wip/harbor:
Design top, start of the top module:
module top(
	input clk,
	input rst,
	input valid,
	input dir,
	input signed [31:0] n,
	output [31:0] zeroCount,
	output signed [31:0] xOut
);
Settings: LEC_CHECK=0, ABC_AREA=1, CAP_MARGIN=20, CORE_MARGIN=2, CORE_UTILIZATION=71, CTS_CLUSTER_DIAMETER=232, CTS_CLUSTER_SIZE=71, PLACE_DENSITY=0.6, SLEW_MARGIN=20; clock period 27.4 ns.
run.sh (not shown) runs the stock make flow with config.mk's settings and CLKGATE_MAP_FILE=.
wip/harbor closes out successfully: all stages finished, all timing, DRC and antenna checks passed.
The inputs of wip/sierra differ from those of wip/harbor as listed below.
Settings: putting TNS_END_PERCENT at 5 where nothing was set; clearing CTS_CLUSTER_DIAMETER, which used to be 232; swapping 71 for 99 in CTS_CLUSTER_SIZE; clearing PLACE_DENSITY, which used to be 0.6; swapping 71 for 69 in CORE_UTILIZATION; swapping 27.4 for 22.1 in the clock period (ns, I/O delays scaled along).
[summary]
On overall routed net length, wip/harbor beats wip/sierra. The higher met3 demand-to-capacity share in global routing of wip/harbor and wip/sierra is in wip/harbor. Against wip/harbor, wip/sierra reports a proportion of cell area occupied by registers that is lower. Via count, wip/harbor and wip/sierra, higher one = wip/sierra. Core area was higher in the run labelled wip/sierra. Of wip/sierra and wip/harbor, it is wip/sierra that has the higher core utilization. Re pre-CTS setup slack: wip/harbor was higher than wip/sierra. wip/sierra does worse than wip/harbor on cell area. wip/harbor and wip/sierra: one clean run, wip/harbor; the rest did not finish clean. Completing all stages was not enough for wip/sierra: its layout failed the final checks because of setup timing.
The inputs of wip/violet differ from those of wip/sierra as listed below.
Settings: a change of CORE_UTILIZATION from 69 to 66; an added HOLD_SLACK_MARGIN of 0.3; a deleted ABC_AREA that had been 1; a deleted TNS_END_PERCENT that had been 5; a change of CTS_CLUSTER_SIZE from 99 to 38; a change of the clock period (ns, I/O delays scaled along) from 22.1 to 22.7.
### Flow results
Although it ran to completion, wip/sierra produced a layout that fails the final checks because of setup timing.
In the summary table, wip/violet is marked failed, with error DPL-0038 raised in clock tree synthesis.
Going from wip/sierra to wip/violet, synthesized cell count shrinks by 388.
Die width, wip/sierra and wip/violet, lower one = wip/sierra.
Re area fraction in compound gates: wip/violet is 33 points up on wip/sierra.
Relative to wip/violet, the following input files were edited for wip/maple:
Settings: clearing HOLD_SLACK_MARGIN, which used to be 0.3; swapping 66 for 40 in CORE_UTILIZATION; clearing CTS_CLUSTER_SIZE, which used to be 38; swapping 22.7 for 34.0 in the clock period (ns, I/O delays scaled along).
==> comparison <==
wip/maple went all the way through the flow, and no timing, DRC or antenna check failed.
As far as count of input and output buffers goes, wip/violet and wip/maple are indistinguishable; the numbers are identical.
wip/maple -> wip/violet: number of nets at floorplan delta 0, exact match
Reported for wip/maple and wip/violet, synthesis-stage register bit count turned out identical to the last digit.
On half-perimeter wire length after placement: wip/maple sits below wip/violet.
The die height of wip/maple exceeds that of wip/violet by 28%.
Measured against wip/maple, the width of the die of wip/violet comes out at 0.78 times the reference value.
Diff wip/violet -> wip/maple: yosys cell count closely matched the old numbers; chip area increased by 14,000 um^2 relative to the old numbers.
On starting utilization of the core area, the higher figure sits with wip/violet, not wip/maple.
Measured against wip/violet, the number of placement rows of wip/maple comes out at 1.3 times the reference value.

## job 5881
The RTL this note starts from:
==> flow/design.v <==
`timescale 1ns/1ps
module top(
	input clk,
	input rst,
	input valid,
	input dir,
	input signed [31:0] n,
	output [31:0] zeroCount,
	output signed [31:0] xOut
);
	reg signed [31:0] xReg;
	wire signed [31:0] xNext;
	always @(posedge clk or posedge rst)begin
		if(rst) xReg<=32'sd50;
		else if(valid) xReg<=xNext;
	end
	assign xOut=xReg;
	wire signed[31:0] signedN;
	assign signedN=dir? n: -n;
	wire signed [31:0] addOut;
	wire signed [31:0] modOut;
	wire signed [31:0] normOut;
	wire zeroHit;
	adder uAdd(.a(xReg), .b(signedN), .sum(addOut));
	modulo uMod(.in(addOut), .out(modOut));
	normalize uNorm(.in(modOut), .out(normOut));
	comparator uCmp(.in(normOut), .zero(zeroHit));
	assign xNext=normOut;
	counter uCnt(
		.clk(clk),
		.rst(rst),
		.inc(valid&zeroHit),
		.count(zeroCount)
	);
endmodule
module adder(
	input signed [31:0] a,
	input signed [31:0] b,
	output signed [31:0] sum
);
	assign sum=a+b;
endmodule
module modulo(
	input signed [31:0] in,
	output signed [31:0] out
);
	assign out=in%100;
endmodule
module normalize(
	input signed [31:0] in,
	output signed [31:0] out
);
	assign out=(in<0)? (in+100): in;
endmodule
module comparator(
	input signed [31:0] in,
	output zero
);
	assign zero = (in==0);
endmodule
module counter(
	input clk,
	input rst,
	input inc,
	output reg [31:0] count
);
	always @(posedge clk or posedge rst)begin
		if(rst) count<=32'd0;
		else if(inc) count<=count+1;
	end
endmodule
clock: 48.4 ns
lec_check: 0
abc_area: 0
cap_margin: 20
cell_pad_in_sites_detail_placement: 1
cell_pad_in_sites_global_placement: 1
core_aspect_ratio: 1.84
core_margin: 8
core_utilization: 20
cts_cluster_diameter: 330
cts_cluster_size: 37
gpl_routability_driven: 0
gpl_timing_driven: 0
hold_slack_margin: 0.16
max_routing_layer: met5
min_routing_layer: met2
place_density: 0.41
slew_margin: 15
tns_end_percent: 100
Edits applied to the flow inputs when going from job 5881 to job 2016:
# job 5881
export LEC_CHECK = 0
export ABC_AREA = 0
export CAP_MARGIN = 20
export CELL_PAD_IN_SITES_DETAIL_PLACEMENT = 1
export CELL_PAD_IN_SITES_GLOBAL_PLACEMENT = 1
export CORE_ASPECT_RATIO = 1.84
export CORE_MARGIN = 8
export CORE_UTILIZATION = 20
export CTS_CLUSTER_DIAMETER = 330
export CTS_CLUSTER_SIZE = 37
export GPL_ROUTABILITY_DRIVEN = 0
export GPL_TIMING_DRIVEN = 0
export HOLD_SLACK_MARGIN = 0.16
export MAX_ROUTING_LAYER = met5
export MIN_ROUTING_LAYER = met2
export PLACE_DENSITY = 0.41
export SLEW_MARGIN = 15
export TNS_END_PERCENT = 100
create_clock -name core_clock -period 48.4 [get_ports {clk}]
# job 2016
export LEC_CHECK = 0
export ABC_AREA = 1
export CAP_MARGIN = 20
export CELL_PAD_IN_SITES_DETAIL_PLACEMENT = 0
export CELL_PAD_IN_SITES_GLOBAL_PLACEMENT = 0
export CORE_MARGIN = 2
export CORE_UTILIZATION = 71
export CTS_CLUSTER_DIAMETER = 234
export CTS_CLUSTER_SIZE = 37
export GPL_ROUTABILITY_DRIVEN = 0
export MAX_ROUTING_LAYER = met5
export MIN_ROUTING_LAYER = met1
export PLACE_DENSITY = 0.41
export SLEW_MARGIN = 20
export TNS_END_PERCENT = 100
create_clock -name core_clock -period 24.9 [get_ports {clk}]
==> results <==
- For the setup slack after layout, job 2016 came in 9.11 ns lower than job 5881 did.
- Job 2016 ends up with a port buffer count that is 1 higher than in job 5881.
- The run showing the greater number of cells traversed by the worst hold path is job 2016.
- Per the comparison of job 2016 with job 5881, critical path depth picked up an extra 66; non-clock buffer count lost 58.
- Against job 5881, job 2016 reports a total placed cells including tap cells that is lower.
Edits applied to the flow inputs when going from job 2016 to job 4139:
# job 2016
export LEC_CHECK = 0
export ABC_AREA = 1
export CAP_MARGIN = 20
export CELL_PAD_IN_SITES_DETAIL_PLACEMENT = 0
export CELL_PAD_IN_SITES_GLOBAL_PLACEMENT = 0
export CORE_MARGIN = 2
export CORE_UTILIZATION = 71
export CTS_CLUSTER_DIAMETER = 234
export CTS_CLUSTER_SIZE = 37
export GPL_ROUTABILITY_DRIVEN = 0
export MAX_ROUTING_LAYER = met5
export MIN_ROUTING_LAYER = met1
export PLACE_DENSITY = 0.41
export SLEW_MARGIN = 20
export TNS_END_PERCENT = 100
create_clock -name core_clock -period 24.9 [get_ports {clk}]
# job 4139
export LEC_CHECK = 0
export ABC_AREA = 1
export CAP_MARGIN = 20
export CORE_MARGIN = 2
export CORE_UTILIZATION = 72
export SLEW_MARGIN = 20
export TNS_END_PERCENT = 10
create_clock -name core_clock -period 14.9 [get_ports {clk}]
Reported for job 4139 and job 2016, sequential-to-total area share from yosys stat turned out identical to the last digit.
Job 2016 → job 4139: starting utilization of the core area picked up an extra 0.50 points; total placed instance area up about 20%; floorplan core area lower; number of nets in the synthesized netlist now sits at about the same level.
Taking job 4139 over job 2016, the detailed placer's ending HPWL ratio works out to 1.4.
Seen in the log of job 4139: DPL-0038 during clock tree synthesis (4_1_cts), after which the run never completed.
Diff job 2016 -> job 4139: die size now sits lower; width of the die went down about 0.7%; async set-or-reset flop fraction in the synthesized netlist barely changed; count of placed standard cells including taps rose by 335.
Setup changes, job 4139 to job 6040
# job 4139
export LEC_CHECK = 0
export ABC_AREA = 1
export CAP_MARGIN = 20
export CORE_MARGIN = 2
export CORE_UTILIZATION = 72
export SLEW_MARGIN = 20
export TNS_END_PERCENT = 10
create_clock -name core_clock -period 14.9 [get_ports {clk}]
# job 6040
export LEC_CHECK = 0
export CAP_MARGIN = 20
export CORE_MARGIN = 2
export CORE_UTILIZATION = 72
export CTS_CLUSTER_SIZE = 39
export SLEW_MARGIN = 20
create_clock -name core_clock -period 15.5 [get_ports {clk}]
### Flow results
What ended job 6040 was a tool error in detailed placement (3_5_place_dp); the run never finished.
Delta(horizontal die size, job 6040 - job 4139) > 0
Area share of xor/xnor cells in the synthesized design in job 6040 is 4.3 points above job 4139.
Higher mean instance size in the synthesized netlist was reported by job 6040, not job 4139.
The area share of fa/ha/maj cells after synthesis number comes out higher for job 6040 vs job 4139.
Compared to job 4139, job 6040 has overall die height 2.8 µm higher.
Job 6040 — synthesized cell count 388 lower, job 4139 as reference
Summary of the comparison: area fraction in mux cells is higher in job 6040, relative to job 4139.
| area fraction in compound gates | job 6040 vs job 4139 | 33 points higher |
Across both runs, number of library cell types mapped by synthesis was higher for job 6040 than for job 4139.
Dominant kind of combinational cell = AND-OR/OR-AND gates: job 6040; dominant kind of combinational cell = simple AND/OR/NAND/NOR gates: job 4139
Job 6040 vs. job 4139: area fraction in and, or, nand and nor cells has decreased; netlist area before placement has increased.
Relative to job 6040, the following input files were edited for job 3841:
# job 6040
export LEC_CHECK = 0
export CAP_MARGIN = 20
export CORE_MARGIN = 2
export CORE_UTILIZATION = 72
export CTS_CLUSTER_SIZE = 39
export SLEW_MARGIN = 20
create_clock -name core_clock -period 15.5 [get_ports {clk}]
# job 3841
export LEC_CHECK = 0
export CAP_MARGIN = 20
export CORE_MARGIN = 2
export CORE_UTILIZATION = 50
export SETUP_SLACK_MARGIN = -0.3
export SLEW_MARGIN = 20
create_clock -name core_clock -period 18.1 [get_ports {clk}]
Notes after the runs:
Job 3841 finished all stages; however, its layout fails the closing checks, the failures being setup timing.
Between job 6040 and job 3841, the post-synthesis cell count from yosys does not differ in any meaningful way.
Looking only at die span in y, and setting everything else aside, the higher value of job 6040 and job 3841 goes to job 3841.
Synthesized instance count came out exactly the same in job 6040 and job 3841.
Diff job 6040..job 3841 | area share of and-or/or-and cells after synthesis | unchanged
Comparing job 6040 and job 3841, the higher starting density of the core is on job 6040.
Reported for job 6040 and job 3841, number of distinct library cells after synthesis turned out identical to the last digit.
As of job 3841, core area had risen by more than a quarter compared to job 6040.
Placer congestion estimate on job 3841 is down relative to job 6040.
Number of standard-cell rows in the floorplan, job 6040 and job 3841: smaller value in job 6040
The total die area in job 3841 was higher than what job 6040 gave.

fjord:
Starts from the design.v that is shown in full above.
clock: 14.9 ns
lec_check: 0
abc_area: 1
cap_margin: 0
core_aspect_ratio: 1.46
core_margin: 2
core_utilization: 72
cts_cluster_size: 10
slew_margin: 30
tns_end_percent: 10
fjord: it failed with a tool error in 4_1_cts, so there are no final results.
Here is what was changed in the inputs of quartz compared with fjord.
Settings: clearing CORE_ASPECT_RATIO, which used to be 1.46; putting SETUP_SLACK_MARGIN at -0.3 where nothing was set; swapping 72 for 58 in CORE_UTILIZATION; clearing TNS_END_PERCENT, which used to be 10; swapping 30 for 20 in SLEW_MARGIN; swapping 0 for 20 in CAP_MARGIN; clearing CTS_CLUSTER_SIZE, which used to be 10; clearing ABC_AREA, which used to be 1; swapping 14.9 for 18.1 in the clock period (ns, I/O delays scaled along).
==> comparison <==
- quartz did not finish; a tool error ended it in 5_1_grt.
- In the metrics for fjord and quartz, the one carrying the higher number of placed instances with taps included is fjord.
- Side by side, number of distinct standard cells referenced by the synthesized netlist turned out higher in quartz than in fjord.
- Synthesized-area fraction occupied by xor and xnor cells, fjord and quartz, higher one = quartz.
- Width of the die (quartz vs. fjord) increases by more than a quarter
- Between fjord and quartz, initial standard-cell utilization of the core is higher for fjord, quartz comes in under that.
- Delta (quartz minus fjord): synthesized cell count decreased about 18%, area of the die increased about 28%.
#### Input delta (onyx over quartz)
Settings: SETUP_SLACK_MARGIN: -0.3 -> 5.0; the clock period (ns, I/O delays scaled along): 18.1 -> 18.5.
==> comparison <==
The log for onyx ends in 4_1_cts with error DPL-0033, so the run never completed.
Post-synthesis cell count from yosys: onyx vs quartz identical
As far as XOR/XNOR share of the synthesized area goes, quartz and onyx are indistinguishable; the numbers are identical.
Post-placement cell count down 12 in onyx wrt quartz
Routability-driven placement congestion ratio, onyx and quartz, lower one = quartz.
Compared quartz against onyx; area of placed instances within noise.
#### Input delta (xenon over onyx)
Settings: CORE_UTILIZATION changed from 58 to 61; SETUP_SLACK_MARGIN removed (was 5.0); the clock period (ns, I/O delays scaled along) changed from 18.5 to 11.6.
Results
On HPWL reported at the end of detailed placement: xenon sits above onyx. Between onyx and xenon, instance count after placement with tap cells included decreased. onyx: it failed with a tool error in 4_1_cts, so there are no final results. 4_1_cts: xenon exited with error. Diff onyx -> xenon | horizontal die size | down by a few percent.

Starts from the design.v that is shown in full above.
Settings: LEC_CHECK=0, CAP_MARGIN=20, CORE_MARGIN=2, CORE_UTILIZATION=70, CTS_CLUSTER_SIZE=32, PLACE_DENSITY_LB_ADDON=0.0, SLEW_MARGIN=20; clock period 11.6 ns.
The first run failed in detailed placement (3_5_place_dp) with DPL-0038.
Change:
--- a/flow/config.mk
+++ b/flow/config.mk
@@ -9,5 +9,5 @@
 export CORE_MARGIN = 2
-export CORE_UTILIZATION = 70
-export CTS_CLUSTER_SIZE = 32
-export PLACE_DENSITY_LB_ADDON = 0.0
+export CORE_UTILIZATION = 59
+export CTS_CLUSTER_SIZE = 100
+export SETUP_SLACK_MARGIN = -2.0
 export SLEW_MARGIN = 20
==> flow/constraint.sdc (replaced) <==
create_clock -name core_clock -period 34.0 [get_ports {clk}]
set_input_delay 6.8000 -clock core_clock [delete_from_list [all_inputs] [get_ports {clk}]]
set_output_delay 6.8000 -clock core_clock [all_outputs]
set_load 0.01 [all_outputs]
After rerunning: The changed run completed with no timing, DRC or antenna violations; die area came out higher by 18%; synthesized cell count is unchanged; area after synthesis does not change.

Starts from the design.v that is shown in full above.
clock: 22.7 ns
lec_check: 0
cap_margin: 20
core_margin: 2
core_utilization: 59
slew_margin: 20
The starting point did not get past global routing.
Next try:
- CORE_UTILIZATION: 59 -> 66
- CTS_CLUSTER_SIZE: unset -> 39
- SETUP_SLACK_MARGIN: unset -> 2.84
What happened: Now the flow aborted during clock tree synthesis. Die area falls by roughly a tenth. Synthesized cell count is unchanged. Synthesized area is unchanged.
Next try:
- CORE_UTILIZATION: 66 -> 34
- CTS_CLUSTER_SIZE: 39 -> unset
- SETUP_SLACK_MARGIN: 2.84 -> unset
- clock period: 22.7 -> 32.6 ns (I/O delays scaled with it)
Result:
- The new run passed the timing, design-rule and antenna checks
- synthesized area is unchanged
- die size rose by 91%
- synthesized cell count stays the same
